==> config.mk <==
export PLATFORM = sky130hd
export DESIGN_NAME = axis_matvec_mul
export DESIGN_NICKNAME = axis_matvec_mul
export VERILOG_FILES = /design/flow/design.v
export SDC_FILE = /design/flow/constraint.sdc
export NUM_CORES = 4
export LEC_CHECK = 0
export CAP_MARGIN = 5
export CORE_MARGIN = 2
export CORE_UTILIZATION = 72
export CTS_CLUSTER_SIZE = 41
export PLACE_DENSITY = 0.64
export SETUP_SLACK_MARGIN = 0.45
export SLEW_MARGIN = 20
==> constraint.sdc <==
create_clock -name core_clock -period 2.82 [get_ports {clk}]
set_input_delay 0.5640 -clock core_clock [delete_from_list [all_inputs] [get_ports {clk}]]
set_output_delay 0.5640 -clock core_clock [all_outputs]
set_load 0.01 [all_outputs]
==> design.v <==
module matvec_mul #(
    parameter R=8, C=8, W_X=8, W_K=8,
    localparam DEPTH = $clog2(C),
               W_M = W_X + W_K,
               W_Y = W_M + DEPTH
  )(  
    input  logic clk, cen,
    input  logic signed [R-1:0][C-1:0][W_K-1:0] k,
    input  logic signed        [C-1:0][W_X-1:0] x, 
    output logic signed        [R-1:0][W_Y-1:0] y
  );
  localparam C_PAD = 2**$clog2(C);
  logic signed [W_Y-1:0] tree [R][DEPTH+1][C_PAD];  
  logic signed [C_PAD-1:0][W_X-1:0] x_pad;
  logic signed [R-1:0][C_PAD-1:0][W_K-1:0] k_pad;      
  always_comb begin
    x_pad = '0;
    k_pad = '0;
    for (int i = 0; i < C; i++) begin
      x_pad[i] = x[i];
    end
    for (int i = 0; i < R; i++) begin
      for (int j = 0; j < C; j++) begin
        k_pad[i][j] = k[i][j];
      end
    end
  end
  genvar r, c, d, a;
  for (r=0; r<R; r=r+1) begin
    for (c=0; c<C_PAD; c=c+1)
      always_ff @(posedge clk)   
        if (cen) tree[r][0][c] <= $signed(k_pad[r][c]) * $signed(x_pad[c]);
    for (d=0; d<DEPTH; d=d+1)
      for (a=0; a<C_PAD/2**(d+1); a=a+1)
        always_ff @(posedge clk)   
          if (cen) tree[r][d+1][a] <= tree[r][d][2*a] + tree[r][d][2*a+1];
    assign y[r] = tree[r][DEPTH][0];
  end
endmodule
module axis_matvec_mul #(
    parameter R=8, C=8, W_X=4, W_K=3,
    localparam W_Y = W_X + W_K + $clog2(C)
)(
    input  logic clk, rstn,
    output logic s_axis_kx_tready,
    input  logic s_axis_kx_tvalid,
    input  logic [R*C*W_K + C*W_X -1:0] s_axis_kx_tdata,
    input  logic m_axis_y_tready,
    output logic m_axis_y_tvalid,
    output logic [R*W_Y-1:0] m_axis_y_tdata
);
    typedef enum logic [2:0] {
        IDLE,
        LOAD_DATA,
        COMPUTING,
        RESULT_READY
    } state_t;
    state_t state, next_state;
    logic [R-1:0][C-1:0][W_K-1:0] k_reg;
    logic [C-1:0][W_X-1:0] x_reg;
    logic [R*W_Y-1:0] y_reg;
    logic computing;
    logic [$clog2(C+2)-1:0] compute_counter;
    always_ff @(posedge clk or negedge rstn) begin
        if (!rstn) begin
            state <= IDLE;
        end else begin
            state <= next_state;
        end
    end
    matvec_mul #(
        .R(R), .C(C), .W_X(W_X), .W_K(W_K)
    ) MATVEC (
        .clk(clk),
        .cen(computing),
        .k(k_reg),
        .x(x_reg),
        .y(y_reg)
    );
    always_comb begin
        next_state = state;
        case (state)
            IDLE: 
                if (s_axis_kx_tvalid && s_axis_kx_tready)
                    next_state = LOAD_DATA;
            LOAD_DATA:
                next_state = COMPUTING;
            COMPUTING: 
                if (compute_counter == C+1)
                    next_state = RESULT_READY;
            RESULT_READY:
                if (m_axis_y_tready)
                    next_state = IDLE;
        endcase
    end
    always_ff @(posedge clk or negedge rstn) begin
        if (!rstn) begin
            k_reg <= '0;
            x_reg <= '0;
            computing <= 1'b0;
            compute_counter <= '0;
            m_axis_y_tvalid <= 1'b0;
            m_axis_y_tdata <= '0;
        end else begin
            case (state)
                IDLE: begin
                    compute_counter <= '0;
                    computing <= 1'b0;
                    if (s_axis_kx_tvalid && s_axis_kx_tready) begin
                        for (int r = 0; r < R; r++) begin
                            for (int c = 0; c < C; c++) begin
                                k_reg[r][c] <= s_axis_kx_tdata[(r*C + c)*W_K +: W_K];
                            end
                        end
                        for (int c = 0; c < C; c++) begin
                            x_reg[c] <= s_axis_kx_tdata[R*C*W_K + c*W_X +: W_X];
                        end
                    end
                end
                LOAD_DATA: begin
                    computing <= 1'b1;
                end
                COMPUTING: begin
                    compute_counter <= compute_counter + 1;
                    if (compute_counter == C+1) begin
                        m_axis_y_tdata <= y_reg;
                        m_axis_y_tvalid <= 1'b1;
                        computing <= 1'b0;
                    end
                end
                RESULT_READY: begin
                    if (m_axis_y_tready) begin
                        m_axis_y_tvalid <= 1'b0;
                    end
                end
            endcase
        end
    end
    assign s_axis_kx_tready = (state == IDLE);
endmodule
==> run.sh <==
#!/bin/bash
# the make line also repeats each setting of config.mk as NAME=value (left out here)
make -C /OpenROAD-flow-scripts/flow DESIGN_CONFIG=/design/flow/config.mk WORK_HOME=/design/flow/orfs CLKGATE_MAP_FILE= finish
==> run summary, run 1 <==
Latest figures from synthesis and place and route.

The flow ran to the end and the layout has no timing, DRC or antenna violations. The biggest area contributor in the post-synthesis netlist is edfxtp_1. The count of nets left with antenna violations once routing finished came out at 0. The sum of net half-perimeters after detailed placement is 144000 µm.

The post-synthesis compound-gate area fraction is 7.757%. The average detailed-routed wire length per instance is 24.19 µm. The wire length of the first global-routing pass is 319000 µm. The die area is 0.1177 mm². Synthesis produced around 6800 cells. The data arrival time of the critical path is 3.27 ns. The cell area that synthesis handed to floorplanning was just over 0.08 mm². By startpoint and endpoint, the worst setup path is classified as register to register. The number of antenna violations at the first check in global routing was 8.

The total I/O pin count is roughly 310. The row count is 124. Setup repair after global routing could not meet its margin everywhere. The count of instantiated cells in the yosys netlist is roughly 6800.

The count of tool warnings is 39. For reference, the post-synthesis area per instance comes to 12.11 µm². The STA report counts the stages on the worst setup path as 9.

Walking the worst path, the cells encountered are buf_6, buf_4, nand2b_4, fa_1, fa_2, inv_2, ha_4, fa_2, xor2_1. In this run the horizontal extent of the chip is 343.1 µm. For this run the aggregate overflow at the end of global routing stands at 0. The worst-skew pair later-pin latency is 0.78 ns. Wires add up to 219300 µm. Across the run, the number of max-cap violations was 0. Among all stages on the critical path, the largest delay is contributed by fa_1.

The critical path's top delay family is adder cells. The post-layout net count is 8954. The critical-path maximum fanout is 6. The synthesis run shows the most used standard cells to be 1008 x edfxtp_1, 971 x ha_1, 656 x inv_1.

Summing all placed instances gives a cell area of ~0.089 mm². The post-route standard cell area excluding fillers is 0.09917 mm².

The destination of the critical timing path is MATVEC.tree[162][5]$_DFFE_PP_. The core area is 0.1142 mm². The share of the clock period used by the worst path is 97.76%. Yosys mapped the design onto 58 distinct sky130hd cell types. For this run, the register share of the synthesized area comes to 46.06%. The required time at the endpoint of the critical path is 3.33 ns. Counting along the longest clock path gives a buffer depth of 3. Entering global routing, the biggest net connects roughly 110 pins. The largest non-sequential cell family by area is adder cells. The total global routing track utilization is 35.73%.

In this run the biggest area consumer among cell types represents 36.56% of the synthesized area. TritonCTS built the clock tree. Looking at the clock tree report, the H-tree level count equals 4. The final routed DRC violation total is 0. The cell-mix breakdown from Yosys lists the simple-gate area share as 9.040%. The synthesis-stage register bit count is 1322. The via count is between 50000 and 60000.

Between the synthesized netlist and the finished layout, the area growth was recorded as 19.79%. The first routing iteration left 5645 violations. STA classifies the critical path endpoint as a register. The worst setup path is launched from a register. The largest clock skew in the final design is 0.02623 ns. The flip-flop cell with the highest count after synthesis is edfxtp_1.

The measured slew at the worst slew-check pin is 0.8188 ns. The final count of negative-setup-slack endpoints is 0. The number of sinks driven by the clock tree is 1322.

The number of buffers and inverters on the critical path is 3. The endpoint identified for the worst register-to-register timing path is MATVEC.tree[162][5]$_DFFE_PP_. The report gives the cell count of the worst hold path as 3.

The first-pass detailed-route iteration total is 7. The final critical-path required period is between 2 and 3 ns. The root buffer cell chosen for the clock tree is clkbuf_16. Adding up every negative setup slack in the final design gives 0 ns. The proportion of synthesized area in mux cells is 4.220%. The share of flip-flops with an asynchronous set or reset after synthesis is 23.75%. The effective utilization at floorplan is between 70 and 80%. The registers of the reported paths see a clock transition of approximately 0.060 ns. The synthesized netlist devotes 6.676% of its cell area to XOR and XNOR gates.

The routability congestion estimate is between 0.9 and 1. The die outline height is ~340 µm. The leading cell type by number of instances after synthesis is edfxtp_1. The count of buffers from port buffering is 309. Sorting the synthesized cells by area gives the leading types as edfxtp_1 37%, ha_1 15%, dfrtp_1 9.5%, fa_1 7.8%, xnor2_1 5.0%. The worst-case reg-to-reg setup slack stands at roughly 0.063 ns. The final max-slew violation count recorded for this run is 0.

The worst min-delay path class is primary input to register.

The number of hold violations in the final report is 0. The most numerous cell on the critical path is fa_2. Tracing the worst setup path back leads to its startpoint at x_reg[8]$_DFFE_PN0P_. The worst hold path startpoint is s_axis_kx_tdata[17]. The synthesized-area fraction occupied by adder cells is between 20% and 30%. The number of buffers inserted during clock tree synthesis is around 150.

The worst max-slew margin expressed relative to the limit is roughly 45%. The number of nets in the synthesized netlist is 8359. During synthesis, Yosys emitted a total of 3 warnings. The worst register-to-register path depth is 9. Yosys mapped a number of flops with a built-in enable equal to 1008.

For this run, the top clock speed supported by timing is 362.7 MHz. The Yosys chip area is 0.08278 mm². The worst stage delay on the critical path is 0.53 ns.

The worst min-delay path endpoint is k_reg[17]$_DFFE_PN0P_. In the routed layout, each cell is associated on average with a via count of about 6.2. The final core utilization is 86.84%. The number of global-route vias before repair is 57057. Per the timing report, the most critical flop-to-flop path originates at x_reg[8]$_DFFE_PN0P_.
[layer usage]
layer | global-route usage (%) | part of all wire, % | vias up
li1 | - | - | 25118
met1 | 46.22 | 38 | 28022
met2 | 59.16 | 48 | 2546
met3 | 5.607 | 7.6 | 633
met4 | 17.68 | 5.9 | 6
met5 | 0 | 0.021 | -
[metrics by stage]
| step | setup slack (ns) | instances | hold slack, ns |
|---|---|---|---|
| 2_1_floorplan | -4.721 | 6836 | 0.2684 |
| 3_3_place_gp | 0.01035 | 8665 | 0.4537 |
| 3_5_place_dp | -0.03152 | 8665 | 0.4633 |
| 4_1_cts | 0.1341 | 9020 | 0.3319 |
| 5_1_grt | 0.02421 | 9064 | 0.3868 |
| 6_report | 0.06305 | 9067 | 0.3563 |
[repair_timing]
action                                  4_1_cts  5_1_grt
pin swaps                                   218      141
setup buffers                                71       34
resized                                     423      298
endpoints found under the setup margin      215      221
cloned                                       15        9
hold buffers                                  1        0
hold endpoints to repair                     39        0
[final cells by class]
cell class / count / area, µm²
multi-input cells: 4705 / 45050
repair buffers: 600 / 6695
flip-flops and latches: 1322 / 38180
fillers: 5268 / 15020
clock inverters: 59 / 645.6
inverters: 656 / 2467
well taps: 1512 / 1892
clock buffers: 209 / 4223
diodes: 4 / 10.01
==> run 2: changes to the inputs <==
CAP_MARGIN = 15   (was 5)
CTS_CLUSTER_DIAMETER = 34   (was default)
CTS_CLUSTER_SIZE = 42   (was 41)
SETUP_SLACK_MARGIN = 0.36   (was 0.45)
clock period = 2.48 ns   (was 2.82 ns; I/O delays follow)
==> run summary, run 2 <==
Latest figures from synthesis and place and route.

The average cell area after synthesis is 12.11 µm² (unchanged). The startpoint of the lowest-slack register-to-register path was x_reg[18]$_DFFE_PN0P_ (was x_reg[8]$_DFFE_PN0P_). The wire length of the first global-routing pass came to 397400 µm (was 319000 µm). Cells along the critical path: buf_12, buf_8, and2_1, fa_1, ha_1, ha_4, buf_4, a21o_1, a21oi_2, xnor2_1 (was buf_6, buf_4, nand2b_4, fa_1, fa_2, inv_2, ha_4, fa_2, xor2_1). The measured slew at the worst slew-check pin came to 1.266 ns (was 0.8188 ns).

The total I/O pin count is 310 (unchanged). The number of sinks driven by the clock tree is 1322 (unchanged). The logic depth of the worst path, buffers included was 10 (was 9). The clock-pin slew reported for the worst setup and hold paths after clock tree synthesis was 0.05 ns (was 0.06 ns).

The width of the chip was 343.1 µm (unchanged). The number of hold violations in the final report is 0 (unchanged). The first-iteration detailed-routing DRC count is 12572 (was 5645). The Yosys warning count is 3 (unchanged). The number of flops mapped to enable cells by yosys was 1008 (unchanged). The largest non-sequential cell family by area is adder cells (unchanged).

Top post-synthesis cells by count: 1008 x edfxtp_1, 971 x ha_1, 656 x inv_1 (unchanged). The combined area of all synthesized cells is 0.08278 mm² (unchanged). The largest net degree at the start of global routing is 99 (was 113).

The number of max-cap violations is 0 (unchanged). The synthesized-area fraction occupied by adder cells is 22.51% (unchanged). The worst min-delay path class is primary input to register (unchanged).

The count of tool warnings is 36 (was 39). The area fraction of the dominant cell type after synthesis is 36.56% (unchanged). The final count of negative-setup-slack endpoints is 217 (was 0). The count of H-tree levels built during CTS is 4 (unchanged). The count of instantiated cells in the yosys netlist is 6836 (unchanged).

The non-filler instance count after layout came to 9578 (was 9067). The synthesis-stage register bit count was 1322 (unchanged). The kind of critical path is register to register (unchanged). Top cells by area: edfxtp_1 37%, ha_1 15%, dfrtp_1 9.5%, fa_1 7.8%, xnor2_1 5.0% (unchanged).

The row count was 124 (unchanged). The critical-path maximum fanout was 7 (was 6). The destination of the critical timing path was MATVEC.tree[196][8]$_DFFE_PP_ (was MATVEC.tree[162][5]$_DFFE_PP_). The final critical-path required period came to 3.065 ns (was 2.757 ns). The post-placement setup slack came to -0.3907 ns (was -0.03152 ns).

The via count came to 71485 (was 56325). The worst min-delay path endpoint is state[0]$_DFF_PN1_ (was k_reg[17]$_DFFE_PN0P_). The worst reg2reg path endpoint is MATVEC.tree[196][8]$_DFFE_PP_ (was MATVEC.tree[162][5]$_DFFE_PP_). The number of max-slew violations in the final report is 0 (unchanged). The critical path's top delay family is adder cells (unchanged).

The beginning of the critical path was x_reg[18]$_DFFE_PN0P_ (was x_reg[8]$_DFFE_PN0P_). The number of nets at floorplan came to 8359 (unchanged). The final core utilization is 94.27% (was 86.84%). The core area is 0.1142 mm² (unchanged). The startpoint type of the worst setup path is a register (unchanged).

The share of flip-flops with an asynchronous set or reset after synthesis is 23.75% (unchanged). The post-route standard cell area excluding fillers was 0.1076 mm² (was 0.09917 mm²). The total wire length after detailed routing is 347400 µm (was 219300 µm). Run status: failed layout checks (was timing/DRC/antenna clean). The data arrival time of the critical path was 3.64 ns (was 3.27 ns).

The worst max-slew margin expressed relative to the limit is 14.99% (was 44.70%). The worst setup slack after layout is -0.5847 ns (was 0.06305 ns). The number of buffers and inverters on the critical path is 3 (unchanged).

The number of fill cells in the layout is 2838 (was 5268). The placed instance area is 0.09192 mm² (was 0.08924 mm²). The proportion of synthesized area in mux cells was 4.220% (unchanged).

The total global routing track utilization is 45.02% (was 35.73%). The final routed DRC violation total came to 0 (unchanged). The required time at the endpoint of the critical path is 3.06 ns (was 3.33 ns).

The die outline height is 343.1 µm (unchanged). The Yosys chip area is 0.08278 mm² (unchanged). The area share of xor/xnor cells in the synthesized design is 6.676% (unchanged).

The overflow left after global routing is 0 (unchanged). The first-pass detailed-route iteration total was 11 (was 7). The checks that failed: setup timing. The synthesis-to-layout area growth was 30.03% (was 19.79%).

The worst hold path startpoint is s_axis_kx_tvalid (was s_axis_kx_tdata[17]). The effective utilization at floorplan is 72.50% (unchanged). The count of buffers from port buffering is 309 (unchanged). The worst-skew pair later-pin latency is 0.91 ns (was 0.78 ns). The slowest cell on the critical path is xnor2_1 (was fa_1). The endpoint kind of the worst setup timing path is a register (unchanged). The setup TNS came to -48.67 ns (was 0 ns). The instance count along the most critical hold path is 2 (was 3). The maximum frequency from static timing analysis came to 326.3 MHz (was 362.7 MHz). The average detailed-routed wire length per instance came to 36.27 µm (was 24.19 µm). The count of mapped cells out of synthesis is 6836 (unchanged). The number of antenna violations at the first check in global routing is 43 (was 8). The cell depth of the worst flop-to-flop path came to 10 (was 9). The number of different library cells in the post-synthesis netlist was 58 (unchanged). The post-synthesis compound-gate area fraction is 7.757% (unchanged). The sequential-to-total area share from yosys stat is 46.06% (unchanged). The die area is 0.1177 mm² (unchanged).

The post-layout net count is 9349 (was 8954). The flip-flop cell with the highest count after synthesis was edfxtp_1 (unchanged). The leading cell type by number of instances after synthesis is edfxtp_1 (unchanged). The number of buffers inserted during clock tree synthesis is 230 (was 146). The buffer depth of the longest clock path is 3 (unchanged). The share of the clock period used by the worst path came to 123.6% (was 97.76%). The library cell with the largest summed area after synthesis is edfxtp_1 (unchanged). The flop-to-flop setup slack is -0.58 ns (was 0.06 ns). The routability congestion estimate came to 0.9300 (was 0.9164). The worst stage delay on the critical path is 0.54 ns (was 0.53 ns).

The sum of net half-perimeters after detailed placement is 149800 µm (was 144000 µm). Setup repair after global routing missed its margin: yes (unchanged). The root buffer cell was clkbuf_16 (unchanged). The largest clock skew in the final design is 0.04676 ns (was 0.02623 ns). The final-layout worst hold slack came to 0.2205 ns (was 0.3563 ns). The CTS tree is built (unchanged). The count of antenna-violating nets left after detailed routing is 0 (unchanged). The cell count after placement was 8891 (was 8665). The routed via count divided by cell count is 7.463 (was 6.212).

The simple-gate portion of the synthesized area came to 9.040% (unchanged). The number of global-route vias before repair is 66859 (was 57057).
[run 2: cell type report]
| class | count | area [µm²] | area share, % |
|---|---|---|---|
| Multi-Input combinational cell | 4705 | 47760 | 44.37 |
| Inverter | 656 | 2480 | 2.304 |
| Tap cell | 1512 | 1892 | 1.757 |
| Clock inverter | 181 | 2028 | 1.884 |
| Sequential cell | 1322 | 38170 | 35.46 |
| Clock buffer | 257 | 5918 | 5.498 |
| Antenna cell | 34 | 85.08 | 0.07904 |
| Timing Repair Buffer | 911 | 9309 | 8.648 |
[run 2: metal layers]
metal / global-route usage (%) / routed length (µm)
met1: 53.29 / 100600
met2: 73.47 / 148100
met3: 9.414 / 52140
met4: 32.50 / 46090
met5: 0 / 484
[run 2: repair_timing]
| action | 4_1_cts | 5_1_grt |
|---|---|---|
| cloned | 16 | 1 |
| endpoints found under the hold margin | 37 | 0 |
| hold buffers | 1 | 0 |
| gates resized | 684 | 485 |
| pin swaps | 315 | 308 |
| setup buffers | 126 | 71 |
| endpoints found under the setup margin | 433 | 529 |
==> run 3: changes to the inputs <==
CAP_MARGIN = 35   (was 15)
CELL_PAD_IN_SITES_DETAIL_PLACEMENT = 2   (was default)
CELL_PAD_IN_SITES_GLOBAL_PLACEMENT = 3   (was default)
CORE_ASPECT_RATIO = 1.65   (was default)
CORE_UTILIZATION = 27   (was 72)
CTS_CLUSTER_DIAMETER = 135   (was 34)
CTS_CLUSTER_SIZE = default   (was 42)
GPL_ROUTABILITY_DRIVEN = 0   (was default)
GPL_TIMING_DRIVEN = 1   (was default)
MAX_ROUTING_LAYER = met4   (was default)
MIN_ROUTING_LAYER = met2   (was default)
PLACE_DENSITY = default   (was 0.64)
PLACE_DENSITY_LB_ADDON = 0.29   (was default)
SETUP_SLACK_MARGIN = 0.23   (was 0.36)
SLEW_MARGIN = 15   (was 20)
clock period = 2.75 ns   (was 2.48 ns; I/O delays follow)
==> run summary, run 3 <==
Latest figures from synthesis and place and route.

The average detailed-routed wire length per instance was 24.14 µm (was 36.27 µm). The startpoint of the lowest-slack register-to-register path is x_reg[4]$_DFFE_PN0P_ (was x_reg[18]$_DFFE_PN0P_). The number of hold violations in the final report was 0 (unchanged). The post-route standard cell area excluding fillers is 0.1067 mm² (was 0.1076 mm²). The beginning of the critical path is x_reg[4]$_DFFE_PN0P_ (was x_reg[18]$_DFFE_PN0P_). The post-synthesis compound-gate area fraction came to 7.757% (unchanged).

Top post-synthesis cells by count: 1008 x edfxtp_1, 971 x ha_1, 656 x inv_1 (unchanged). The area of combinational cells with multiple inputs was 0.04683 mm² (was 0.04776 mm²). The number of fill cells in the layout is 31590 (was 2838). The largest non-sequential cell family by area was adder cells (unchanged). The final core utilization was 34.90% (was 94.27%). The first-iteration detailed-routing DRC count is 8132 (was 12572). The slowest cell on the critical path is fa_1 (was xnor2_1). The die outline height was 715.3 µm (was 343.1 µm). The area fraction of the dominant cell type after synthesis is 36.56% (unchanged). The kind of critical path was register to register (unchanged). The average cell area after synthesis is 12.11 µm² (unchanged). The worst stage delay on the critical path was 0.56 ns (was 0.54 ns). The synthesis-to-layout area growth is 28.88% (was 30.03%). The final-layout worst hold slack came to 0.2534 ns (was 0.2205 ns). The number of buffers and inverters on the critical path is 3 (unchanged). The worst setup slack after layout came to -0.05249 ns (was -0.5847 ns). The number of buffers inserted during clock tree synthesis was 161 (was 230). The post-placement setup slack is -0.09004 ns (was -0.3907 ns). The final critical-path required period is 2.802 ns (was 3.065 ns). The root buffer cell is clkbuf_16 (unchanged). The post-layout net count came to 9149 (was 9349). The cell depth of the worst flop-to-flop path is 9 (was 10). The routing usage on met2 came to 33.70% (was 73.47%). The largest clock skew in the final design is 0.04986 ns (was 0.04676 ns). The buffer depth of the longest clock path is 4 (was 3). The met1 track demand over resource is 0% (was 53.29%). The count of instantiated cells in the yosys netlist is 6836 (unchanged).

The endpoint kind of the worst setup timing path is a register (unchanged). The worst min-delay path class is primary input to asynchronous set/reset pin (was primary input to register). The final routed DRC violation total is 0 (unchanged). The Yosys chip area is 0.08278 mm² (unchanged). Setup repair after global routing missed its margin: yes (unchanged). The logic depth of the worst path, buffers included is 9 (was 10). The number of sinks driven by the clock tree is 1322 (unchanged).

The number of antenna violations at the first check in global routing came to 0 (was 43). The destination of the critical timing path is MATVEC.tree[65][5]$_DFFE_PP_ (was MATVEC.tree[196][8]$_DFFE_PP_). The maximum frequency from static timing analysis is 356.8 MHz (was 326.3 MHz). The placed instance area is 0.09366 mm² (was 0.09192 mm²). The area share of xor/xnor cells in the synthesized design is 6.676% (unchanged).

The final count of negative-setup-slack endpoints is 9 (was 217). The width of the chip is 435.1 µm (was 343.1 µm). The synthesized-area fraction occupied by adder cells is 22.51% (unchanged). SO Viols: setup timing (unchanged). The sequential-to-total area share from yosys stat was 46.06% (unchanged). The register cell area after layout was 0.03820 mm² (was 0.03817 mm²).

The total wire length after detailed routing is 286100 µm (was 347400 µm). The critical-path maximum fanout is 5 (was 7). The effective utilization at floorplan came to 27.08% (was 72.50%). The sum of net half-perimeters after detailed placement is 197700 µm (was 149800 µm). The critical path's top delay family is adder cells (unchanged). The die area is 0.3112 mm² (was 0.1177 mm²). The share of the clock period used by the worst path is 101.9% (was 123.6%).

The synthesis-stage register bit count is 1322 (unchanged). The Yosys warning count was 3 (unchanged). The simple-gate portion of the synthesized area is 9.040% (unchanged). The number of flops mapped to enable cells by yosys is 1008 (unchanged).

Cells along the critical path: buf_12, buf_12, nand2b_4, fa_1, inv_2, fa_2, ha_4, fa_2, xor2_1 (was buf_12, buf_8, and2_1, fa_1, ha_1, ha_4, buf_4, a21o_1, a21oi_2, xnor2_1). The proportion of synthesized area in mux cells is 4.220% (unchanged). The total global routing track utilization came to 27.03% (was 45.02%). The worst max-slew margin expressed relative to the limit was 48.19% (was 14.99%). The startpoint type of the worst setup path is a register (unchanged). The count of mapped cells out of synthesis was 6836 (unchanged).

The count of antenna-violating nets left after detailed routing came to 0 (unchanged). The first-pass detailed-route iteration total is 8 (was 11). The leading cell type by number of instances after synthesis is edfxtp_1 (unchanged). The global routing usage on met3 is 32.62% (was 9.414%). The row count came to 261 (was 124).

The count of tool warnings is 33 (was 36). The library cell with the largest summed area after synthesis is edfxtp_1 (unchanged). The overflow left after global routing is 0 (unchanged). The count of H-tree levels built during CTS was 4 (unchanged).

The data arrival time of the critical path is 3.39 ns (was 3.64 ns). Top cells by area: edfxtp_1 37%, ha_1 15%, dfrtp_1 9.5%, fa_1 7.8%, xnor2_1 5.0% (unchanged). The number of global-route vias before repair is 88629 (was 66859). The flip-flop cell with the highest count after synthesis is edfxtp_1 (unchanged).

The via count was 73609 (was 71485). The core area is 0.3057 mm² (was 0.1142 mm²).

The flop-to-flop setup slack is -0.05 ns (was -0.58 ns). The largest net degree at the start of global routing is 115 (was 99). The number of max-cap violations is 0 (unchanged). The count of buffers from port buffering is 309 (unchanged).

Run status: failed layout checks (unchanged). The number of different library cells in the post-synthesis netlist is 58 (unchanged). The share of flip-flops with an asynchronous set or reset after synthesis is 23.75% (unchanged).

The number of max-slew violations in the final report is 0 (unchanged). The routed via count divided by cell count is 6.210 (was 7.463). The most used routing layer is met2 (unchanged). The measured slew at the worst slew-check pin is 0.7717 ns (was 1.266 ns). The total I/O pin count is 310 (unchanged). The number of nets at floorplan is 8359 (unchanged). The required time at the endpoint of the critical path is 3.34 ns (was 3.06 ns). The CTS tree is built (unchanged). The clock-pin slew reported for the worst setup and hold paths after clock tree synthesis is 0.06 ns (was 0.05 ns). The worst-skew pair later-pin latency is 0.87 ns (was 0.91 ns).

The wire length of the first global-routing pass is 398000 µm (was 397400 µm). The combined area of all synthesized cells was 0.08278 mm² (unchanged). The worst reg2reg path endpoint is MATVEC.tree[65][5]$_DFFE_PP_ (was MATVEC.tree[196][8]$_DFFE_PP_).
==> run 3: final cells by class <==
| cell class | count | area share (%) |
|---|---|---|
| inverter | 656 | 2.313 |
| antenna | 30 | 0.07037 |
| sequential | 1322 | 35.81 |
| clock inverter | 78 | 0.7553 |
| timing repair buffer | 780 | 8.314 |
| tap | 4076 | 4.780 |
| clock buffer | 207 | 4.072 |
| multi-input combinational | 4705 | 43.89 |
==> run 3: routing by layer <==
metal | share of wire (%) | wire, µm | up-vias
li1 | - | - | 25345
met1 | 0 | 0 | 26426
met2 | 58 | 166800 | 20815
met3 | 37 | 106200 | 1023
met4 | 4.6 | 13080 | 0
met5 | 0 | 0 | -
==> run 3: repair_timing <==
action	CTS	global route
gates cloned	8	31
endpoints found under the setup margin	194	209
buffers inserted	45	104
pin swaps	98	401
hold endpoints to repair	29	0
hold buffers	1	0
resized	242	817
==> run 3: metrics by stage <==
step | TNS, ns | std cells
after floorplan | -4834.54 | 6836
after global placement | -0.1309 | 11349
after detailed placement | -1.049 | 11349
after CTS | 0 | 11688
after global routing | -2.157 | 11824
final | -0.1985 | 11854
==> run 4: changes to the inputs <==
CAP_MARGIN = 20   (was 35)
CELL_PAD_IN_SITES_DETAIL_PLACEMENT = default   (was 2)
CELL_PAD_IN_SITES_GLOBAL_PLACEMENT = default   (was 3)
CORE_ASPECT_RATIO = default   (was 1.65)
CORE_UTILIZATION = 66   (was 27)
CTS_CLUSTER_DIAMETER = default   (was 135)
GPL_ROUTABILITY_DRIVEN = default   (was 0)
GPL_TIMING_DRIVEN = default   (was 1)
MAX_ROUTING_LAYER = default   (was met4)
MIN_ROUTING_LAYER = default   (was met2)
PLACE_DENSITY_LB_ADDON = default   (was 0.29)
SETUP_SLACK_MARGIN = 0.36   (was 0.23)
SLEW_MARGIN = 20   (was 15)
clock period = 2.68 ns   (was 2.75 ns; I/O delays follow)
==> run summary, run 4 <==
Latest figures from synthesis and place and route.

Run status: failed layout checks (unchanged). SO Viols: setup timing (unchanged). The count of instantiated cells in the yosys netlist is 6836 (unchanged). The slowest cell on the critical path is fa_1 (unchanged).

The post-layout net count is 9056 (was 9149). The number of sinks driven by the clock tree came to 1322 (unchanged). The worst stage delay on the critical path is 0.53 ns (was 0.56 ns).

The number of different library cells in the post-synthesis netlist was 58 (unchanged). The count of buffers from port buffering is 309 (unchanged). The root buffer cell is clkbuf_16 (unchanged). The buffer depth of the longest clock path is 3 (was 4). The number of hold violations in the final report was 0 (unchanged). The first-iteration detailed-routing DRC count is 4739 (was 8132). The clock-pin slew reported for the worst setup and hold paths after clock tree synthesis is 0.06 ns (about the same). The count of antenna-violating nets left after detailed routing came to 0 (unchanged).

The number of global-route vias before repair is 54934 (was 88629). The sequential-to-total area share from yosys stat is 46.06% (unchanged). The largest net degree at the start of global routing is 115 (unchanged).

The effective utilization at floorplan came to 66.69% (was 27.08%). The leading cell type by number of instances after synthesis was edfxtp_1 (unchanged). The overflow left after global routing was 0 (unchanged).

The first-pass detailed-route iteration total is 7 (was 8). Setup repair after global routing missed its margin: yes (unchanged). The total wire length after detailed routing is 215100 µm (was 286100 µm).

The logic depth of the worst path, buffers included is 10 (was 9). The share of flip-flops with an asynchronous set or reset after synthesis was 23.75% (unchanged). The startpoint type of the worst setup path is a register (unchanged). The maximum frequency from static timing analysis is 368.2 MHz (was 356.8 MHz). The die outline height is 358.2 µm (was 715.3 µm). The post-synthesis compound-gate area fraction is 7.757% (unchanged). The wire length of the first global-routing pass was 305900 µm (was 398000 µm). The non-filler instance count after layout came to 9296 (was 11854). Top cells by area: edfxtp_1 37%, ha_1 15%, dfrtp_1 9.5%, fa_1 7.8%, xnor2_1 5.0% (unchanged).

The worst-skew pair later-pin latency was 0.80 ns (was 0.87 ns).

The core area was 0.1241 mm² (was 0.3057 mm²). The sum of net half-perimeters after detailed placement is 144500 µm (was 197700 µm). The final core utilization is 82.22% (was 34.90%).

The data arrival time of the critical path is 3.25 ns (was 3.39 ns). The Yosys warning count is 3 (unchanged). The worst reg2reg path endpoint is MATVEC.tree[197][4]$_DFFE_PP_ (was MATVEC.tree[65][5]$_DFFE_PP_). Top post-synthesis cells by count: 1008 x edfxtp_1, 971 x ha_1, 656 x inv_1 (unchanged). The destination of the critical timing path is MATVEC.tree[197][4]$_DFFE_PP_ (was MATVEC.tree[65][5]$_DFFE_PP_). The startpoint of the lowest-slack register-to-register path is x_reg[21]$_DFFE_PN0P_ (was x_reg[4]$_DFFE_PN0P_).

The measured slew at the worst slew-check pin came to 0.7182 ns (was 0.7717 ns). The average detailed-routed wire length per instance was 23.14 µm (was 24.14 µm). The count of H-tree levels built during CTS is 4 (unchanged). The beginning of the critical path is x_reg[21]$_DFFE_PN0P_ (was x_reg[4]$_DFFE_PN0P_). The worst setup slack after layout is -0.03600 ns (was -0.05249 ns). The number of buffers inserted during clock tree synthesis is 146 (was 161). The number of antenna violations at the first check in global routing is 15 (was 0). The largest non-sequential cell family by area was adder cells (unchanged). The routed via count divided by cell count was 5.923 (was 6.210).

The cell count after placement is 8848 (was 11349). The synthesized-area fraction occupied by adder cells is 22.51% (unchanged). The number of fill cells in the layout is 6681 (was 31590). The final count of negative-setup-slack endpoints was 4 (was 9). The share of the clock period used by the worst path is 101.3% (was 101.9%). The area share of xor/xnor cells in the synthesized design is 6.676% (unchanged). The CTS tree is built (unchanged).

The flip-flop cell with the highest count after synthesis is edfxtp_1 (unchanged). The total I/O pin count is 310 (unchanged). The proportion of synthesized area in mux cells came to 4.220% (unchanged). The number of nets at floorplan was 8359 (unchanged). The library cell with the largest summed area after synthesis is edfxtp_1 (unchanged). The number of max-slew violations in the final report is 0 (unchanged). The row count is 129 (was 261). The count of tool warnings was 39 (was 33).

The largest clock skew in the final design is 0.02911 ns (was 0.04986 ns). The synthesis-stage register bit count is 1322 (unchanged). The critical-path maximum fanout came to 6 (was 5). The critical path's top delay family is adder cells (unchanged). The total global routing track utilization is 31.68% (was 27.03%). The final routed DRC violation total was 0 (unchanged).

The routability congestion estimate is just under 0.9. The simple-gate portion of the synthesized area is 9.040% (unchanged). The endpoint kind of the worst setup timing path is a register (unchanged). The worst max-slew margin expressed relative to the limit came to 51.61% (was 48.19%).

The average cell area after synthesis is 12.11 µm² (unchanged). The worst min-delay path class is primary input to asynchronous set/reset pin (unchanged). The width of the chip came to 358.2 µm (was 435.1 µm). Cells along the critical path: buf_12, buf_12, nand2b_4, fa_1, inv_2, ha_4, ha_4, inv_2, fa_2, inv_1 (was buf_12, buf_12, nand2b_4, fa_1, inv_2, fa_2, ha_4, fa_2, xor2_1). The number of max-cap violations is 0 (unchanged). The kind of critical path is register to register (unchanged).

The area fraction of the dominant cell type after synthesis is 36.56% (unchanged). The required time at the endpoint of the critical path is 3.21 ns (was 3.34 ns).

The cell depth of the worst flop-to-flop path is 10 (was 9). The flop-to-flop setup slack is -0.04 ns (was -0.05 ns). The count of mapped cells out of synthesis is 6836 (unchanged). The via count is 55058 (was 73609). The final critical-path required period is 2.716 ns (was 2.802 ns). The die area was 0.1283 mm² (was 0.3112 mm²). The combined area of all synthesized cells is 0.08278 mm² (unchanged). The Yosys chip area came to 0.08278 mm² (unchanged). The number of flops mapped to enable cells by yosys came to 1008 (unchanged). The synthesis-to-layout area growth is 23.28% (was 28.88%). The number of buffers and inverters on the critical path came to 5 (was 3).
## run 4: area by class of cell
class	count	area [µm²]	area share, %
antenna	2	5.005	0.004904
clock buffer	191	3978	3.898
clock inverter	81	763.2	0.7479
inverter	656	2470	2.420
multi-input combinational	4705	46690	45.75
sequential	1322	38180	37.41
tap	1637	2048	2.007
timing repair buffer	702	7915	7.756
## run 4: routing by layer
metal  global-route usage (%)  vias to the layer above  share of wire (%)
li1                         -                    25330                  -
met1                    41.86                    27247                 40
met2                    51.02                     1890                 48
met3                    5.298                      587                6.8
met4                    15.92                        4                5.8
met5                        0                        -             0.0098
## run 4: repair_timing
item	4_1_cts	5_1_grt
hold buffers	1	0
endpoints found under the hold margin	33	0
pin swaps	226	289
cloned	15	19
gates resized	460	561
setup endpoints to repair	209	231
buffers inserted	65	74
## run 4: per-stage QoR
stage	cell area [µm²]	setup slack, ns	hold WS, ns	setup TNS [ns]
2_1_floorplan	83450	-4.861	0.2404	-4907.16
3_3_place_gp	90130	-0.05951	0.4577	-0.4824
3_5_place_dp	90130	-0.1165	0.4632	-1.868
4_1_cts	98020	0.001794	0.2438	0
5_1_grt	102000	-0.08399	0.2987	-0.9672
6_report	102100	-0.03600	0.2964	-0.08422
==> run 5: changes to the inputs <==
CAP_MARGIN = 15   (was 20)
CORE_UTILIZATION = 72   (was 66)
CTS_CLUSTER_DIAMETER = 325   (was default)
CTS_CLUSTER_SIZE = 24   (was default)
SETUP_SLACK_MARGIN = -0.17   (was 0.36)
clock period = 2.22 ns   (was 2.68 ns; I/O delays follow)
==> run summary, run 5 <==
Latest figures from synthesis and place and route.

The kind of critical path was register to register (unchanged). The flop-to-flop setup slack is -0.52 ns (was -0.04 ns). The cell depth of the worst flop-to-flop path was 11 (was 10). The clock-pin slew reported for the worst setup and hold paths after clock tree synthesis is 0.10 ns (was 0.06 ns). The share of flip-flops with an asynchronous set or reset after synthesis came to 23.75% (unchanged). The die area is 0.1177 mm² (was 0.1283 mm²). The sequential-to-total area share from yosys stat is 46.06% (unchanged).

The synthesis-to-layout area growth is 21.63% (was 23.28%). The measured slew at the worst slew-check pin is 0.7446 ns (was 0.7182 ns). The worst reg2reg path endpoint is MATVEC.tree[198][8]$_DFFE_PP_ (was MATVEC.tree[197][4]$_DFFE_PP_). The Yosys warning count is 3 (unchanged). The met1 track demand over resource was 44.24% (was 41.86%). The data arrival time of the critical path is 3.23 ns (was 3.25 ns). The number of max-cap violations was 0 (unchanged). The via count is 57243 (was 55058). The number of buffers and inverters on the critical path is 4 (was 5). The routability congestion estimate was 0.9095 (was 0.8869).

The simple-gate portion of the synthesized area is 9.040% (unchanged). The critical-path maximum fanout came to 6 (unchanged). The first-pass detailed-route iteration total came to 6 (was 7). The die outline height came to 343.1 µm (was 358.2 µm). The required time at the endpoint of the critical path came to 2.70 ns (was 3.21 ns). The number of different library cells in the post-synthesis netlist is 58 (unchanged). The number of max-slew violations in the final report came to 0 (unchanged). SO Viols: setup timing (unchanged). The startpoint type of the worst setup path is a register (unchanged).

The total global routing track utilization is 35.07% (was 31.68%). The post-layout net count is 9244 (was 9056). The total wire length after detailed routing is 224500 µm (was 215100 µm). The destination of the critical timing path is MATVEC.tree[198][8]$_DFFE_PP_ (was MATVEC.tree[197][4]$_DFFE_PP_).

The cell that appears most often on the critical path is buf_12. The row count is 124 (was 129). The count of instantiated cells in the yosys netlist is 6836 (unchanged). The wire length of the first global-routing pass came to 316800 µm (was 305900 µm). The area fraction of the dominant cell type after synthesis is 36.56% (unchanged). The average detailed-routed wire length per instance is 24.17 µm (was 23.14 µm). Run status: failed layout checks (unchanged). The sum of net half-perimeters after detailed placement came to 150000 µm (was 144500 µm). The count of buffers from port buffering is 309 (unchanged). The routing usage on met2 is 60.69% (was 51.02%). The largest non-sequential cell family by area is adder cells (unchanged). The core area was 0.1142 mm² (was 0.1241 mm²). The slowest cell on the critical path is fa_1 (unchanged). The global routing usage on met3 was 3.712% (was 5.298%). The routed via count divided by cell count came to 6.162 (was 5.923). The largest net degree at the start of global routing is 108 (was 115). The count of mapped cells out of synthesis was 6836 (unchanged).

Top post-synthesis cells by count: 1008 x edfxtp_1, 971 x ha_1, 656 x inv_1 (unchanged). The leading cell type by number of instances after synthesis is edfxtp_1 (unchanged).

The final count of negative-setup-slack endpoints is 251 (was 4). The final critical-path required period is 2.743 ns (was 2.716 ns). The combined area of all synthesized cells is 0.08278 mm² (unchanged). The synthesized-area fraction occupied by adder cells is 22.51% (unchanged). The worst setup slack after layout is -0.5235 ns (was -0.03600 ns). The average cell area after synthesis came to 12.11 µm² (unchanged).

The setup TNS is -75.05 ns (was -0.08422 ns). The most used routing layer is met2 (unchanged). The count of antenna-violating nets left after detailed routing is 0 (unchanged). The maximum frequency from static timing analysis is 364.5 MHz (was 368.2 MHz). The number of flops mapped to enable cells by yosys came to 1008 (unchanged). The number of hold violations in the final report is 0 (unchanged).

The count of tool warnings is 39 (unchanged). The final routed DRC violation total came to 0 (unchanged). The number of nets at floorplan is 8359 (unchanged). The post-synthesis compound-gate area fraction is 7.757% (unchanged).

The logic depth of the worst path, buffers included is 11 (was 10). The Yosys chip area was 0.08278 mm² (unchanged). The number of buffers inserted during clock tree synthesis is 61 (was 146). The worst stage delay on the critical path came to 0.55 ns (was 0.53 ns). The overflow left after global routing is 0 (unchanged). The placed instance area is 0.09317 mm² (was 0.09013 mm²).

The CTS tree is built (unchanged). The number of global-route vias before repair was 57796 (was 54934). The root buffer cell is clkbuf_16 (unchanged). The number of sinks driven by the clock tree is 1322 (unchanged).

The worst max-slew margin expressed relative to the limit is 50.00% (was 51.61%). The beginning of the critical path is x_reg[26]$_DFFE_PN0P_ (was x_reg[21]$_DFFE_PN0P_). The effective utilization at floorplan is 72.50% (was 66.69%). The proportion of synthesized area in mux cells is 4.220% (unchanged). The endpoint kind of the worst setup timing path was a register (unchanged). The count of H-tree levels built during CTS is 2 (was 4). The area share of xor/xnor cells in the synthesized design came to 6.676% (unchanged). The total I/O pin count is 310 (unchanged). The library cell with the largest summed area after synthesis was edfxtp_1 (unchanged).

The largest clock skew in the final design came to 0.03835 ns (was 0.02911 ns). The first-iteration detailed-routing DRC count is 5057 (was 4739). The buffer depth of the longest clock path is 3 (unchanged). The worst min-delay path class is primary input to asynchronous set/reset pin (unchanged).

The width of the chip is 343.1 µm (was 358.2 µm). The flip-flop cell with the highest count after synthesis is edfxtp_1 (unchanged). Cells along the critical path: buf_12, buf_12, buf_6, nand2_4, fa_1, inv_1, fa_2, ha_4, a21o_1, a21oi_2, xnor2_2 (was buf_12, buf_12, nand2b_4, fa_1, inv_2, ha_4, ha_4, inv_2, fa_2, inv_1). The worst-skew pair later-pin latency is 0.75 ns (was 0.80 ns). The share of the clock period used by the worst path was 123.6% (was 101.3%). The post-route standard cell area excluding fillers came to 0.1007 mm² (was 0.1021 mm²). The number of antenna violations at the first check in global routing was 8 (was 15). The startpoint of the lowest-slack register-to-register path is x_reg[26]$_DFFE_PN0P_ (was x_reg[21]$_DFFE_PN0P_).

Top cells by area: edfxtp_1 37%, ha_1 15%, dfrtp_1 9.5%, fa_1 7.8%, xnor2_1 5.0% (unchanged). The critical path's top delay family is adder cells (unchanged). Setup repair after global routing missed its margin: yes (unchanged).

The synthesis-stage register bit count is 1322 (unchanged).
[run 5: area by class of cell]
cell class                 count  area, µm²
clock inverter                 2      38.79
timing repair buffer         975       9766
tap                         1512       1892
antenna                        3      7.507
inverter                     656       2465
fill                        4923      13500
sequential                  1322      38170
clock buffer                 114       1768
multi-input combinational   4705      46580
[run 5: layer usage]
metal  share of wire (%)  routed length (µm)
met1                  36               81690
met2                  50              111300
met3                 7.3               16430
met4                 6.7               15070
met5               0.011                  25
[run 5: through the flow]
step | hold WS [ns] | setup WS (ns) | instances | util [%]
after floorplan | 0.1484 | -5.321 | 6836 | -
after CTS | 0.1221 | -0.4668 | 9229 | 85.65
after global routing | 0.1561 | -0.5448 | 9288 | 88.17
after global placement | 0.3174 | -0.5495 | 9040 | 81.59
final | 0.1546 | -0.5235 | 9289 | 88.18
after detailed placement | 0.3189 | -0.6325 | 9040 | 81.59
[run 5: repair_timing]
action	in CTS	in global routing
hold endpoints to repair	173	0
endpoints found under the setup margin	198	200
gates resized	410	449
setup buffers	58	58
pin swaps	180	270
hold buffers	1	0
gates cloned	16	9
==> run 6: changes to the inputs <==
ABC_AREA = 1   (was default)
CAP_MARGIN = 20   (was 15)
CORE_UTILIZATION = 71   (was 72)
CTS_CLUSTER_DIAMETER = default   (was 325)
CTS_CLUSTER_SIZE = 91   (was 24)
PLACE_DENSITY = 0.42   (was default)
SETUP_SLACK_MARGIN = 1.66   (was -0.17)
clock period = 6.24 ns   (was 2.22 ns; I/O delays follow)
==> run summary, run 6 <==
Latest figures from synthesis and place and route.

The routed via count divided by cell count was 5.594 (was 6.162). The largest net degree at the start of global routing is 190 (was 108). The die area is 0.1233 mm² (was 0.1177 mm²).

The count of buffers from port buffering is 309 (unchanged). The instance count along the most critical hold path is 2. The worst min-delay path class was register to register (was primary input to asynchronous set/reset pin). The overflow left after global routing is 0 (unchanged).

The post-route standard cell area excluding fillers came to 0.09550 mm² (was 0.1007 mm²). The cell depth of the worst flop-to-flop path is 9 (was 11).

The synthesized-area fraction occupied by adder cells is 21.78% (was 22.51%). The area share of xor/xnor cells in the synthesized design is 4.341% (was 6.676%).

The number of flops mapped to enable cells by yosys was 1008 (unchanged). The combined area of all synthesized cells is 0.08555 mm² (was 0.08278 mm²).

The data arrival time of the critical path is 4.22 ns (was 3.23 ns). The setup TNS was 0 ns (was -75.05 ns).

The number of buffers inserted during clock tree synthesis is 146 (was 61). The average detailed-routed wire length per instance is 18.74 µm (was 24.17 µm). The worst setup slack after layout is 2.553 ns (was -0.5235 ns). The measured slew at the worst slew-check pin was 1.158 ns (was 0.7446 ns).

The sequential-to-total area share from yosys stat was 44.57% (was 46.06%). The root buffer cell is clkbuf_16 (unchanged). The final critical-path required period is 3.687 ns (was 2.743 ns).

Setup repair after global routing missed its margin: no (was yes). The total global routing track utilization is 34.79% (was 35.07%). The endpoint kind of the worst setup timing path is a register (unchanged). The first-pass detailed-route iteration total is 8 (was 6). The maximum frequency from static timing analysis is 271.2 MHz (was 364.5 MHz).

The die outline height came to 351.1 µm (was 343.1 µm). The critical path's top delay family is adder cells (unchanged). The largest clock skew in the final design is 0.02380 ns (was 0.03835 ns).

The number of hold-repair buffers added at the cts stage came to 0 (was 1). The area fraction of the dominant cell type after synthesis is 35.38% (was 36.56%). The number of sinks driven by the clock tree is 1322 (unchanged). The buffer depth of the longest clock path is 3 (unchanged). The effective utilization at floorplan is 71.50% (was 72.50%). The number of cells upsized or downsized after cts is 0 (was 410). The wire length on met2 came to 99750 µm (was 111300 µm). The kind of critical path is register to register (unchanged). The total routed wire length on the met1 layer came to 83360 µm (was 81690 µm). The leading cell type by number of instances after synthesis is nand2_1 (was edfxtp_1). Cells along the critical path: clkinv_1, nand2_1, fa_1, fa_1, inv_1, ha_1, inv_1, fa_1, inv_1 (was buf_12, buf_12, buf_6, nand2_4, fa_1, inv_1, fa_2, ha_4, a21o_1, a21oi_2, xnor2_2). The number of global-route vias before repair is 62245 (was 57796). The total wire length after detailed routing came to 211700 µm (was 224500 µm).

The worst max-slew margin expressed relative to the limit is 22.82% (was 50.00%). The core area is 0.1197 mm² (was 0.1142 mm²). The critical-path maximum fanout is 17 (was 6). The number of nets at floorplan is 10712 (was 8359). The worst-skew pair later-pin latency came to 0.78 ns (was 0.75 ns).

The post-placement setup slack was 2.397 ns (was -0.6325 ns). The final count of negative-setup-slack endpoints is 0 (was 251). The row count is 127 (was 124). The required time at the endpoint of the critical path is 6.77 ns (was 2.70 ns).

The count of tool warnings is 52 (was 39). Top cells by area: edfxtp_1 35%, ha_1 14%, nand2_1 13%, dfrtp_1 9.2%, fa_1 7.6% (was edfxtp_1 37%, ha_1 15%, dfrtp_1 9.5%, fa_1 7.8%, xnor2_1 5.0%). The synthesis-stage register bit count is 1322 (unchanged). The clock-pin slew reported for the worst setup and hold paths after clock tree synthesis came to 0.06 ns (was 0.10 ns). The count of mapped cells out of synthesis came to 9189 (was 6836). The logic depth of the worst path, buffers included is 9 (was 11). The Yosys chip area is 0.08555 mm² (was 0.08278 mm²).

The destination of the critical timing path was MATVEC.tree[135][4]$_DFFE_PP_ (was MATVEC.tree[198][8]$_DFFE_PP_). The total I/O pin count is 310 (unchanged). The number of hold violations in the final report is 0 (unchanged). The Yosys warning count came to 3 (unchanged). Top post-synthesis cells by count: 2932 x nand2_1, 1563 x inv_1, 1008 x edfxtp_1 (was 1008 x edfxtp_1, 971 x ha_1, 656 x inv_1). The post-synthesis compound-gate area fraction is 4.187% (was 7.757%). The sum of net half-perimeters after detailed placement is 155900 µm (was 150000 µm). The flop-to-flop setup slack is 2.55 ns (was -0.52 ns).

The wire length of the first global-routing pass is 327400 µm (was 316800 µm). The worst reg2reg path endpoint is MATVEC.tree[135][4]$_DFFE_PP_ (was MATVEC.tree[198][8]$_DFFE_PP_). The number of antenna violations at the first check in global routing is 7 (was 8). The average cell area after synthesis is 9.310 µm² (was 12.11 µm²). The number of max-cap violations was 0 (unchanged). The final routed DRC violation total is 0 (unchanged).

The share of the clock period used by the worst path is 59.09% (was 123.6%). The flip-flop cell with the highest count after synthesis is edfxtp_1 (unchanged). The number of fill cells in the layout was 7770 (was 4923). The library cell with the largest summed area after synthesis is edfxtp_1 (unchanged). The count of antenna-violating nets left after detailed routing came to 0 (unchanged). The synthesis-to-layout area growth was 11.64% (was 21.63%). The CTS tree was built (unchanged). The post-layout net count is 11085 (was 9244).

The routability congestion estimate is 0.9552 (was 0.9095). The placed instance area is 0.09062 mm² (was 0.09317 mm²).

The width of the chip is 351.1 µm (was 343.1 µm). The largest non-sequential cell family by area is adder cells (unchanged). Run status: timing/DRC/antenna clean (was failed layout checks).

The worst hold path begins at MATVEC.tree[216][8]$_DFFE_PP_. The number of max-slew violations in the final report is 0 (unchanged). The share of flip-flops with an asynchronous set or reset after synthesis is 23.75% (unchanged). The worst stage delay on the critical path is 0.86 ns (was 0.55 ns). The number of post-CTS setup repair buffers was 0 (was 58). The startpoint type of the worst setup path is a register (unchanged). The startpoint of the lowest-slack register-to-register path is x_reg[28]$_DFFE_PN0P_ (was x_reg[26]$_DFFE_PN0P_). The met3 wirelength from detailed routing is 17390 µm (was 16430 µm). The first-iteration detailed-routing DRC count was 5948 (was 5057). The count of instantiated cells in the yosys netlist was 9189 (was 6836). The proportion of synthesized area in mux cells was 0% (was 4.220%).

The via count is 63220 (was 57243). The beginning of the critical path is x_reg[28]$_DFFE_PN0P_ (was x_reg[26]$_DFFE_PN0P_). The highest metal layer with signal wires is met5 (unchanged).

The number of different library cells in the post-synthesis netlist is 34 (was 58). The number of buffers and inverters on the critical path is 4 (unchanged). The path with the worst hold slack has its endpoint at m_axis_y_tdata[68]$_DFFE_PN0P_.

The slowest cell on the critical path is dfrtp_1 (was fa_1). The count of H-tree levels built during CTS is 4 (was 2). The simple-gate portion of the synthesized area is 17.52% (was 9.040%).
run 6: per-layer routing:
metal  GRT usage [%]  vias up
met5               0        -
met4           17.03        6
met3           6.303      520
met2           57.09     2455
met1           44.86    30107
li1                -    30132
run 6: layout make-up:
| cell class | count | area [µm²] | share of cell area, % |
|---|---|---|---|
| multi-input cells | 6158 | 40940 | 42.86 |
| flip-flops and latches | 1322 | 38130 | 39.93 |
| inverters | 1574 | 5917 | 6.195 |
| clock buffers | 200 | 4317 | 4.520 |
| repair buffers | 360 | 3618 | 3.789 |
| well taps | 1612 | 2017 | 2.112 |
| clock inverters | 70 | 553.0 | 0.5791 |
| diodes | 5 | 12.51 | 0.01310 |
run 6: per-stage QoR:
| stage | util, % | instances | hold slack [ns] |
|---|---|---|---|
| final | 79.82 | 11301 | 0.4457 |
| after global routing | 79.81 | 11296 | 0.4673 |
| after CTS | 79.81 | 11296 | 0.4470 |
| after detailed placement | 75.74 | 11026 | 0.4337 |
| after global placement | 75.74 | 11026 | 0.4290 |
| after floorplan | - | 9189 | 0.4255 |
==> run 7: changes to the inputs <==
ABC_AREA = 0   (was 1)
CAP_MARGIN = 30   (was 20)
CELL_PAD_IN_SITES_GLOBAL_PLACEMENT = 0   (was default)
CORE_UTILIZATION = 72   (was 71)
CTS_CLUSTER_DIAMETER = 45   (was default)
CTS_CLUSTER_SIZE = 51   (was 91)
MIN_ROUTING_LAYER = met1   (was default)
PLACE_DENSITY = 0.65   (was 0.42)
SETUP_SLACK_MARGIN = -0.23   (was 1.66)
clock period = 2.27 ns   (was 6.24 ns; I/O delays follow)
==> run summary, run 7 <==
Latest figures from synthesis and place and route.

The endpoint kind of the worst setup timing path is a register (unchanged). The share of the clock period used by the worst path was 137.0% (was 59.09%). The flip-flop cell with the highest count after synthesis is edfxtp_1 (unchanged). The worst hold path startpoint is s_axis_kx_tdata[17] (was MATVEC.tree[216][8]$_DFFE_PP_). The worst stage delay on the critical path is 0.81 ns (was 0.86 ns). The worst min-delay path class was primary input to register (was register to register). The total wire length after detailed routing is 290500 µm (was 211700 µm).

The number of antenna violations at the first check in global routing is 23 (was 7). The post-route standard cell area excluding fillers is 0.1055 mm² (was 0.09550 mm²).

Run status: failed layout checks (was timing/DRC/antenna clean). The root buffer cell is clkbuf_16 (unchanged). The final critical-path required period was 3.111 ns (was 3.687 ns). The count of tool warnings was 33 (was 52). The critical path's top delay family is adder cells (unchanged). The synthesis-stage register bit count came to 1322 (unchanged). The startpoint of the lowest-slack register-to-register path is k_reg[178]$_DFFE_PN0P_ (was x_reg[28]$_DFFE_PN0P_). The instance count along the most critical hold path was 3 (was 2). The number of different library cells in the post-synthesis netlist is 58 (was 34). The leading cell type by number of instances after synthesis is edfxtp_1 (was nand2_1). The first-pass detailed-route iteration total came to 13 (was 8). The number of nets at floorplan was 8359 (was 10712).

The total I/O pin count was 310 (unchanged). The worst min-delay path endpoint is k_reg[17]$_DFFE_PN0P_ (was m_axis_y_tdata[68]$_DFFE_PN0P_). The startpoint type of the worst setup path is a register (unchanged).

The buffer depth of the longest clock path is 3 (unchanged). The slowest cell on the critical path was dfrtp_1 (unchanged). The largest non-sequential cell family by area is adder cells (unchanged). Top post-synthesis cells by count: 1008 x edfxtp_1, 971 x ha_1, 656 x inv_1 (was 2932 x nand2_1, 1563 x inv_1, 1008 x edfxtp_1).

The post-placement setup slack is -0.5918 ns (was 2.397 ns). The die area came to 0.1177 mm² (was 0.1233 mm²). The cell count after placement came to 9063 (was 11026). The die outline height is 343.1 µm (was 351.1 µm). Top cells by area: edfxtp_1 37%, ha_1 15%, dfrtp_1 9.5%, fa_1 7.8%, xnor2_1 5.0% (was edfxtp_1 35%, ha_1 14%, nand2_1 13%, dfrtp_1 9.2%, fa_1 7.6%).

The post-layout net count is 9364 (was 11085). The CTS tree is built (unchanged). The first-iteration detailed-routing DRC count came to 8778 (was 5948). The maximum frequency from static timing analysis is 321.5 MHz (was 271.2 MHz). The setup TNS was -93.56 ns (was 0 ns).

The count of antenna-violating nets left after detailed routing is 0 (unchanged). The post-synthesis compound-gate area fraction is 7.757% (was 4.187%). The destination of the critical timing path is MATVEC.tree[227][4]$_DFFE_PP_ (was MATVEC.tree[135][4]$_DFFE_PP_). The area fraction of the dominant cell type after synthesis is 36.56% (was 35.38%). The most numerous cell on the critical path is inv_2. The average detailed-routed wire length per instance is 30.60 µm (was 18.74 µm). The non-filler instance count after layout is 9494 (was 11301). The combined area of all synthesized cells is 0.08278 mm² (was 0.08555 mm²).

The row count came to 124 (was 127). The final routed DRC violation total was 0 (unchanged).

The count of instantiated cells in the yosys netlist is 6836 (was 9189). The library cell with the largest summed area after synthesis is edfxtp_1 (unchanged). The critical-path maximum fanout came to 6 (was 17). The worst reg2reg path endpoint is MATVEC.tree[227][4]$_DFFE_PP_ (was MATVEC.tree[135][4]$_DFFE_PP_). The wire length of the first global-routing pass is 343100 µm (was 327400 µm). The number of global-route vias before repair is 61191 (was 62245). The via count was 64991 (was 63220). The count of H-tree levels built during CTS is 4 (unchanged). The number of max-slew violations in the final report is 0 (unchanged). The run did not pass the layout checks because of setup timing. The number of buffers and inverters on the critical path was 3 (was 4). The width of the chip is 343.1 µm (was 351.1 µm). The worst max-slew margin expressed relative to the limit is 50.03% (was 22.82%). The effective utilization at floorplan is 72.50% (was 71.50%). The count of buffers from port buffering is 309 (unchanged). The kind of critical path is register to register (unchanged). The share of flip-flops with an asynchronous set or reset after synthesis is 23.75% (unchanged).

The proportion of synthesized area in mux cells is 4.220% (was 0%). The number of buffers inserted during clock tree synthesis is 154 (was 146). The largest net degree at the start of global routing came to 81 (was 190). The sequential-to-total area share from yosys stat is 46.06% (was 44.57%).

The number of sinks driven by the clock tree is 1322 (unchanged). The clock-pin slew reported for the worst setup and hold paths after clock tree synthesis came to 0.07 ns (was 0.06 ns).

The core area is 0.1142 mm² (was 0.1197 mm²). The logic depth of the worst path, buffers included came to 8 (was 9). The count of mapped cells out of synthesis is 6836 (was 9189). The routability congestion estimate is 0.9028 (was 0.9552). The data arrival time of the critical path is 3.79 ns (was 4.22 ns). The overflow left after global routing is 0 (unchanged). The cell depth of the worst flop-to-flop path was 8 (was 9). The average cell area after synthesis came to 12.11 µm² (was 9.310 µm²). The Yosys warning count is 3 (unchanged). The synthesis-to-layout area growth is 27.42% (was 11.64%).

The placed instance area is 0.09281 mm² (was 0.09062 mm²). The final count of negative-setup-slack endpoints is 294 (was 0).

The simple-gate portion of the synthesized area is 9.040% (was 17.52%). The total global routing track utilization is 38.40% (was 34.79%). The measured slew at the worst slew-check pin came to 0.7417 ns (was 1.158 ns). Setup repair after global routing missed its margin: yes (was no). The flop-to-flop setup slack is -0.84 ns (was 2.55 ns). The number of hold violations in the final report is 0 (unchanged). The worst setup slack after layout is -0.8409 ns (was 2.553 ns). Cells along the critical path: nand2_2, fa_1, inv_2, fa_2, ha_4, inv_2, fa_2, inv_2 (was clkinv_1, nand2_1, fa_1, fa_1, inv_1, ha_1, inv_1, fa_1, inv_1).

The routed via count divided by cell count is 6.845 (was 5.594). The worst-skew pair later-pin latency was 0.82 ns (was 0.78 ns). The number of max-cap violations came to 0 (unchanged). The synthesized-area fraction occupied by adder cells is 22.51% (was 21.78%). The final-layout worst hold slack is 0.2185 ns (was 0.4457 ns). The required time at the endpoint of the critical path came to 2.95 ns (was 6.77 ns). The number of flops mapped to enable cells by yosys came to 1008 (unchanged). The sum of net half-perimeters after detailed placement is 149500 µm (was 155900 µm). The beginning of the critical path is k_reg[178]$_DFFE_PN0P_ (was x_reg[28]$_DFFE_PN0P_). The area share of xor/xnor cells in the synthesized design was 6.676% (was 4.341%). The largest clock skew in the final design is 0.03681 ns (was 0.02380 ns).

The Yosys chip area is 0.08278 mm² (was 0.08555 mm²).
==> run 7: through the flow <==
step	utilization, %
finish	92.37
global route	92.35
CTS	88.69
detailed placement	81.28
global placement	81.28
floorplan	-
==> run 7: routing by layer <==
metal,global-route usage (%),vias to the layer above,share of wire (%)
met4,20.16,20,9.8
li1,-,25958,-
met1,48.24,31217,32
met3,6.427,2088,12
met5,0,-,0.047
met2,64.34,5708,46
==> run 7: layout make-up <==
class | count | area, µm²
diodes | 8 | 20.02
clock buffers | 177 | 4141
clock inverters | 112 | 1234
fillers | 3601 | 8712
inverters | 656 | 2485
multi-input cells | 4705 | 47530
flip-flops and latches | 1322 | 38170
well taps | 1512 | 1892
repair buffers | 1002 | 10010
==> run 7: timing repair <==
item | 4_1_cts | 5_1_grt
hold buffers | 1 | 0
gates cloned | 9 | 21
hold endpoints to repair | 36 | 0
setup buffers | 52 | 116
endpoints found under the setup margin | 194 | 195
gates resized | 499 | 609
pin swaps | 244 | 421
